## ml_demodulator
module ml_demodulator(
    i_clk,
    i_reset,
    i_trig,
    i_y_hat,
    i_r,
    i_rd_rdy,
    o_rd_vld,
    o_llr,
    o_hard_bit
);
Size: ~7100 cells after synthesis, roughly 540 flip-flops, ~490 I/O pins, ~64000 um2 of cells after synthesis.
Settings: LEC_CHECK=0, CAP_MARGIN=5, CELL_PAD_IN_SITES_GLOBAL_PLACEMENT=1, CORE_MARGIN=7, CORE_UTILIZATION=23, GPL_ROUTABILITY_DRIVEN=0, HOLD_SLACK_MARGIN=0.11, MAX_ROUTING_LAYER=met4, PLACE_DENSITY=0.68, SETUP_SLACK_MARGIN=-0.57, SLEW_MARGIN=30, TNS_END_PERCENT=40; clock period 12.2 ns.
run.sh (not shown) runs the stock make flow with config.mk's settings and CLKGATE_MAP_FILE=.
Change:
==> flow/config.mk (replaced) <==
export PLATFORM = sky130hd
export DESIGN_NAME = ml_demodulator
export DESIGN_NICKNAME = ml_demodulator
export VERILOG_FILES = /design/flow/design.v
export SDC_FILE = /design/flow/constraint.sdc
export NUM_CORES = 4
export LEC_CHECK = 0
export CAP_MARGIN = 20
export CORE_MARGIN = 2
export CORE_UTILIZATION = 72
export CTS_CLUSTER_SIZE = 43
export HOLD_SLACK_MARGIN = -0.1
export MAX_ROUTING_LAYER = met4
export SETUP_SLACK_MARGIN = -0.57
export SLEW_MARGIN = 20
==> flow/constraint.sdc (replaced) <==
create_clock -name core_clock -period 8.24 [get_ports {i_clk}]
set_input_delay 1.6480 -clock core_clock [delete_from_list [all_inputs] [get_ports {i_clk}]]
set_output_delay 1.6480 -clock core_clock [all_outputs]
set_load 0.01 [all_outputs]
This time the run failed in global routing, error GRT-0183.
Area after synthesis stays the same.
Die size is lower by about 70%.
Synthesized cell count does not change.
Change:
--- a/flow/config.mk
+++ b/flow/config.mk
@@ -10,5 +10,2 @@
-export CORE_UTILIZATION = 72
-export CTS_CLUSTER_SIZE = 43
-export HOLD_SLACK_MARGIN = -0.1
-export MAX_ROUTING_LAYER = met4
-export SETUP_SLACK_MARGIN = -0.57
+export CORE_UTILIZATION = 58
+export PLACE_DENSITY = 0.6
==> flow/constraint.sdc (replaced) <==
create_clock -name core_clock -period 8.89 [get_ports {i_clk}]
set_input_delay 1.7780 -clock core_clock [delete_from_list [all_inputs] [get_ports {i_clk}]]
set_output_delay 1.7780 -clock core_clock [all_outputs]
set_load 0.01 [all_outputs]
=> The changed run ran to the end with violations: negative setup slack. Die size rises by 24%. Synthesized area is unchanged. Synthesized cell count is unchanged.
Change:
--- a/flow/config.mk
+++ b/flow/config.mk
@@ -10,2 +10,2 @@
-export CORE_UTILIZATION = 58
-export PLACE_DENSITY = 0.6
+export CORE_UTILIZATION = 72
+export SETUP_SLACK_MARGIN = 2.77
==> flow/constraint.sdc (replaced) <==
create_clock -name core_clock -period 9.44 [get_ports {i_clk}]
set_input_delay 1.8880 -clock core_clock [delete_from_list [all_inputs] [get_ports {i_clk}]]
set_output_delay 1.8880 -clock core_clock [all_outputs]
set_load 0.01 [all_outputs]
- The changed run finished with negative setup slack left
- clock-buffer cell count falls by 10
- design area falls by 3.8%
- via count rises by 6.4%
- global-route usage rises by 10 points
Change:
--- a/flow/config.mk
+++ b/flow/config.mk
@@ -11 +11,4 @@
-export SETUP_SLACK_MARGIN = 2.77
+export CTS_CLUSTER_DIAMETER = 318
+export CTS_CLUSTER_SIZE = 37
+export PLACE_DENSITY = 0.35
+export SETUP_SLACK_MARGIN = 1.3
==> flow/constraint.sdc (replaced) <==
create_clock -name core_clock -period 4.47 [get_ports {i_clk}]
set_input_delay 0.8940 -clock core_clock [delete_from_list [all_inputs] [get_ports {i_clk}]]
set_output_delay 0.8940 -clock core_clock [all_outputs]
set_load 0.01 [all_outputs]
Outcome: With this change the flow died in global routing (GRT-0116). Die area does not change. Synthesized area does not change. Synthesized cell count stays the same.

---

== run 1 ==
ml_demodulator again, from the RTL that the note above started with.
## ml_demodulator
module ml_demodulator(
    i_clk,
    i_reset,
    i_trig,
    i_y_hat,
    i_r,
    i_rd_rdy,
    o_rd_vld,
    o_llr,
    o_hard_bit
);
==> flow/config.mk <==
export PLATFORM = sky130hd
export DESIGN_NAME = ml_demodulator
export DESIGN_NICKNAME = ml_demodulator
export VERILOG_FILES = /design/flow/design.v
export SDC_FILE = /design/flow/constraint.sdc
export NUM_CORES = 4
export LEC_CHECK = 0
export CAP_MARGIN = 20
export CORE_MARGIN = 2
export CORE_UTILIZATION = 69
export CTS_CLUSTER_SIZE = 43
export HOLD_SLACK_MARGIN = 0.3
export MAX_ROUTING_LAYER = met4
export SETUP_SLACK_MARGIN = -0.57
export SLEW_MARGIN = 20
==> flow/constraint.sdc <==
create_clock -name core_clock -period 8.24 [get_ports {i_clk}]
set_input_delay 1.6480 -clock core_clock [delete_from_list [all_inputs] [get_ports {i_clk}]]
set_output_delay 1.6480 -clock core_clock [all_outputs]
set_load 0.01 [all_outputs]
The flow for run 1 finished, though final verification flagged setup timing.
The following lists how run 2 was set up differently from run 1:
# run 1
export LEC_CHECK = 0
export CAP_MARGIN = 20
export CORE_MARGIN = 2
export CORE_UTILIZATION = 69
export CTS_CLUSTER_SIZE = 43
export HOLD_SLACK_MARGIN = 0.3
export MAX_ROUTING_LAYER = met4
export SETUP_SLACK_MARGIN = -0.57
export SLEW_MARGIN = 20
create_clock -name core_clock -period 8.24 [get_ports {i_clk}]
# run 2
export LEC_CHECK = 0
export CAP_MARGIN = 20
export CORE_MARGIN = 2
export CORE_UTILIZATION = 44
export PLACE_DENSITY = 0.6
export SLEW_MARGIN = 20
create_clock -name core_clock -period 10.7 [get_ports {i_clk}]
Results
Compared with run 1, run 2 improves final critical-path required period.
Run 2 finished every stage and its layout cleared the timing, design-rule and antenna checks.
Diff run 1 -> run 2 | timing-limited maximum frequency | up by more than 10%
Worst path setup slack after routing improves in run 2 relative to run 1.
As of run 2, overall die width had risen by more than 10% compared to run 1.
Re full die area: run 1 and run 2 aren't equal, and the higher value belongs to run 2.
Input-level comparison between run 3 and run 2:
# run 2
export LEC_CHECK = 0
export CAP_MARGIN = 20
export CORE_MARGIN = 2
export CORE_UTILIZATION = 44
export PLACE_DENSITY = 0.6
export SLEW_MARGIN = 20
create_clock -name core_clock -period 10.7 [get_ports {i_clk}]
# run 3
export LEC_CHECK = 0
export ABC_AREA = 1
export CAP_MARGIN = 20
export CORE_MARGIN = 8
export CORE_UTILIZATION = 21
export CTS_CLUSTER_DIAMETER = 284
export PLACE_DENSITY = 0.6
export SLEW_MARGIN = 20
create_clock -name core_clock -period 11.0 [get_ports {i_clk}]
[summary]
In terms of relative area of clock buffers and inverters in the final design, run 3 and run 2 differ only marginally. Changes observed in run 3 relative to run 2: total die size higher, routed metal-1 wire length higher. From run 2 to run 3 the numbers moved as follows: area figure in the yosys stat output shows an increase of 6.7%, antenna diode instance count shows a reduction of 2.

---

Starting RTL as in the previous note.
clock: 7.8 ns
lec_check: 0
cap_margin: 15
core_margin: 2
core_utilization: 72
cts_cluster_diameter: 192
cts_cluster_size: 96
place_density: 0.6
setup_slack_margin: 1.93
slew_margin: 20
The starting point aborted during 5_1_grt with GRT-0232.
Edit:
CAP_MARGIN = 20   (was 15)
CORE_UTILIZATION = 40   (was 72)
CTS_CLUSTER_DIAMETER = default   (was 192)
CTS_CLUSTER_SIZE = default   (was 96)
SETUP_SLACK_MARGIN = default   (was 1.93)
clock period = 10.7 ns   (was 7.8 ns; I/O delays follow)
After rerunning:
- The new run completed with no timing, DRC or antenna violations
- die size came out higher by 79%
- synthesized area stays the same
- synthesized cell count does not change
Edit:
CORE_UTILIZATION = 70   (was 40)
MAX_ROUTING_LAYER = met4   (was default)
clock period = 8.81 ns   (was 10.7 ns; I/O delays follow)
After rerunning: The changed run failed in 5_1_grt. Synthesized cell count is unchanged. Synthesized area is unchanged. Die area decreases by 42%.
Edit:
CORE_UTILIZATION = 72   (was 70)
CTS_CLUSTER_DIAMETER = 95   (was default)
HOLD_SLACK_MARGIN = 0.29   (was default)
SETUP_SLACK_MARGIN = 1.43   (was default)
clock period = 9.9 ns   (was 8.81 ns; I/O delays follow)
Outcome: Now the flow finished with setup timing left. Die size falls by a few percent. Area after synthesis stays the same. Synthesized cell count stays the same.

---

## run A
ml_demodulator again, from the RTL that the note above started with.
clock: 5.65 ns
lec_check: 0
cap_margin: 15
core_margin: 2
core_utilization: 72
cts_cluster_diameter: 334
cts_cluster_size: 99
place_density: 0.4
slew_margin: 20
Run A got as far as 5_1_grt, where a tool error ended the run.
Here is what was changed in the inputs of run B compared with run A.
- changing CTS_CLUSTER_SIZE from 99 to 96
- changing PLACE_DENSITY from 0.4 to 0.6
- changing CTS_CLUSTER_DIAMETER from 334 to 192
- setting TNS_END_PERCENT to 5 for the first time
- changing the clock period (ns, I/O delays scaled along) from 5.65 to 7.52
### Flow results
Run B | ERROR | 5_1_grt
Run A -> run B: horizontal die dimension delta 0, exact match
The post-CTS resize count in run B was lower than what run A gave.
From run A to run B, proportion of synthesized flip-flops having asynchronous set or reset did not move at all.
Diff run A..run B | synthesized cell count | negligible
On mux cell area share after synthesis, run B tracks run A almost exactly.
Reported for run A and run B, post-synth design cell area turned out identical to the last digit.
Summary of run B over run A: post-detailed-placement cell area decreased by 3.9% relative to the old numbers, placed cell count decreased by 404 relative to the old numbers.
In run B, the pre-CTS setup slack came out 1.92 ns above the value in run A.
NOTE post-detailed-placement half-perimeter wirelength run A->run B decreased by a little under 10%
Relative to run B, the following input files were edited for run C:
- the clock period (ns, I/O delays scaled along) now 7.51, was 7.52
[summary]
FAIL run C @ 5_1_grt: tool exited with error
Pre-CTS setup slack up 0.0033 ns in run C wrt run B
Going from run B to run C, fraction of synthesis flops using an asynchronous set or reset pin neither gained nor lost much, deepest level of the CTS H-tree neither gained nor lost much.
Delta (run C minus run B): final estimated routing congestion in global placement dropped 0.033; post-CTS setup buffer count went up 41; total cell area at the placement stage moved up.
Relative to run C, the following input files were edited for run D:
- CORE_UTILIZATION changed from 72 to 64
- CAP_MARGIN changed from 15 to 20
- PLACE_DENSITY removed (was 0.6)
- TNS_END_PERCENT removed (was 5)
- CTS_CLUSTER_SIZE removed (was 96)
- CTS_CLUSTER_DIAMETER removed (was 192)
- the clock period (ns, I/O delays scaled along) changed from 7.51 to 4.57
==> results <==
As the logs show, run C stopped at 5_1_grt after a tool error, so it never reached the end of the flow. Run D did not run to completion, as it errored out during 5_1_grt. Sort run C and run D by weighted congestion reported at the end of routability-driven placement desc -> top: run C. Run D against run C: number of hold buffers added after cts saw little to no change; post-CTS setup-driven buffer insertion count has decreased; number of cells after detailed placement climbed about 6%; instance count of the mapped netlist barely changed.

---

ml_demodulator again, from the RTL that the note above started with.
Settings: LEC_CHECK=0, ABC_AREA=1, CAP_MARGIN=20, CELL_PAD_IN_SITES_GLOBAL_PLACEMENT=2, CORE_MARGIN=8, CORE_UTILIZATION=21, CTS_CLUSTER_DIAMETER=116, PLACE_DENSITY=0.6, SLEW_MARGIN=10; clock period 11.0 ns.
The baseline completed without violations.
Change:
- ABC_AREA: 1 -> not set
- CAP_MARGIN: 20 -> 0
- CELL_PAD_IN_SITES_GLOBAL_PLACEMENT: 2 -> not set
- CORE_MARGIN: 8 -> 2
- CORE_UTILIZATION: 21 -> 71
- CTS_CLUSTER_DIAMETER: 116 -> not set
- CTS_CLUSTER_SIZE: not set -> 34
- SLEW_MARGIN: 10 -> 20
- clock period: 11.0 -> 5.7 ns (I/O delays scaled with it)
- With this change the flow stopped in 4_1_cts on DPL-0033
- synthesized area falls by about 6%
- die size falls by about 70%
- synthesized cell count falls by about 24%
Change:
- CAP_MARGIN: 0 -> 20
- CORE_UTILIZATION: 71 -> 66
- CTS_CLUSTER_DIAMETER: not set -> 95
- CTS_CLUSTER_SIZE: 34 -> not set
- MAX_ROUTING_LAYER: not set -> met4
- clock period: 5.7 -> 8.9 ns (I/O delays scaled with it)
The changed run finished with negative setup slack left.
Synthesized cell count is unchanged.
Synthesized area stays the same.
Die size went up by 7.5%.
Change:
- CORE_UTILIZATION: 66 -> 16
- CTS_CLUSTER_DIAMETER: 95 -> not set
- MAX_ROUTING_LAYER: met4 -> not set
- clock period: 8.9 -> 11.8 ns (I/O delays scaled with it)
After rerunning: With this change the flow produced a clean layout. Register-to-register slack improved by 1700 ps. Die size grows to 4.1 times its value. Area after synthesis is unchanged. Routed wire length shrinks by 5.6%. Worst setup slack improved by 1700 ps. Cell count grows by 34%.

---

Starting RTL as in the previous note.
Design ml_demodulator, start of the top module:
module ml_demodulator(
    i_clk,
    i_reset,
    i_trig,
    i_y_hat,
    i_r,
    i_rd_rdy,
    o_rd_vld,
    o_llr,
    o_hard_bit
);
clock: 8.24 ns
lec_check: 0
cap_margin: 20
core_margin: 2
core_utilization: 69
cts_cluster_diameter: 34
cts_cluster_size: 43
setup_slack_margin: 2.46
slew_margin: 20
The first run failed in global routing (5_1_grt).
==> next run, changes <==
Settings changed: CORE_UTILIZATION 69 to 66, CTS_CLUSTER_DIAMETER 34 to default, SETUP_SLACK_MARGIN 2.46 to -0.57.
With this change the flow produced a layout that fails on setup timing.
Area after synthesis stays the same.
Die area grows by a few percent.
Synthesized cell count does not change.

---

## v6
ml_demodulator again, from the RTL that the note above started with.
==> flow/config.mk <==
export PLATFORM = sky130hd
export DESIGN_NAME = ml_demodulator
export DESIGN_NICKNAME = ml_demodulator
export VERILOG_FILES = /design/flow/design.v
export SDC_FILE = /design/flow/constraint.sdc
export NUM_CORES = 4
export LEC_CHECK = 0
export CAP_MARGIN = 20
export CELL_PAD_IN_SITES_GLOBAL_PLACEMENT = 0
export CORE_MARGIN = 3
export CORE_UTILIZATION = 70
export CTS_CLUSTER_SIZE = 41
export GPL_ROUTABILITY_DRIVEN = 0
export MAX_ROUTING_LAYER = met4
export PLACE_DENSITY = 0.58
export SLEW_MARGIN = 20
export TNS_END_PERCENT = 20
==> flow/constraint.sdc <==
create_clock -name core_clock -period 8.85 [get_ports {i_clk}]
set_input_delay 1.7700 -clock core_clock [delete_from_list [all_inputs] [get_ports {i_clk}]]
set_output_delay 1.7700 -clock core_clock [all_outputs]
set_load 0.01 [all_outputs]
To summarise v6: no stage aborted, but the layout did not pass its checks, failing on negative setup slack.
Modified inputs, v7 compared to v6
- removing PLACE_DENSITY (formerly 0.58)
- removing MAX_ROUTING_LAYER (formerly met4)
- changing CTS_CLUSTER_SIZE from 41 to 37
- setting CTS_CLUSTER_DIAMETER to 318 for the first time
- removing CELL_PAD_IN_SITES_GLOBAL_PLACEMENT (formerly 0)
- removing TNS_END_PERCENT (formerly 20)
- removing GPL_ROUTABILITY_DRIVEN (formerly 0)
- changing CORE_MARGIN from 3 to 2
- setting SETUP_SLACK_MARGIN to 1.3 for the first time
- changing the clock period (ns, I/O delays scaled along) from 8.85 to 4.47
v7 failed in 5_1_grt with GRT-0232. v7 vs v6 — core outline area climbed slightly. Compared with v6, in v7 number of placement rows increased 1; CTS H-tree depth decreased 1; die size decreased 1.3%.

---

== juniper ==
Starting RTL as in the previous note.
clock: 5.7 ns
lec_check: 0
cap_margin: 0
core_margin: 2
core_utilization: 72
cts_cluster_size: 34
hold_slack_margin: -0.08
place_density: 0.6
setup_slack_margin: 1.6
slew_margin: 20
juniper did not finish: a tool error stopped it during global routing (5_1_grt).
### juniper -> fjord
- SETUP_SLACK_MARGIN changed from 1.6 to 0.69
- CORE_UTILIZATION changed from 72 to 71
- HOLD_SLACK_MARGIN changed from -0.08 to -0.05
- CTS_CLUSTER_DIAMETER newly set to 29
Notes after the runs:
juniper -> fjord: number of instances in the placed design flat
On pre-CTS setup slack, the higher figure sits with juniper, not fjord.
fjord did not finish; the tool stopped in clock tree synthesis (4_1_cts) with error DPL-0033.
Changes observed in fjord relative to juniper: number of port buffers comparable, synthesis area per yosys comparable, number of distinct library cells after synthesis comparable.
Comparing fjord against juniper, there is no change at all in area fraction in full adders, half adders and majority gates.
Between fjord and juniper, core utilization before placement is lower for fjord, juniper comes in above that.
Compare fjord and juniper | die area lower: juniper
Width of the die, fjord and juniper: lower on juniper
Changes observed in fjord relative to juniper: mux share of post-synthesis cell area saw little to no change; total half-perimeter wirelength after legalization and detailed placement went down 0.79%.
--- input diff fjord..maple ---
- a deleted HOLD_SLACK_MARGIN that had been -0.05
- a deleted SETUP_SLACK_MARGIN that had been 0.69
- a change of CORE_UTILIZATION from 71 to 21
- an added ABC_AREA of 1
- a change of CAP_MARGIN from 0 to 20
- a change of CTS_CLUSTER_DIAMETER from 29 to 150
- a deleted CTS_CLUSTER_SIZE that had been 34
- a change of the clock period (ns, I/O delays scaled along) from 5.7 to 11.0
--- outcome ---
- maple finished end to end and its layout was clean on timing, DRC and antenna.
- Side by side, post-synthesis cell area turned out higher in maple than in fjord.
- The area fraction in mux cells in maple sits 7.0 points below the value recorded for fjord.
- Comparing fjord against maple, there is no change at all in number of flops mapped to enable cells by yosys.
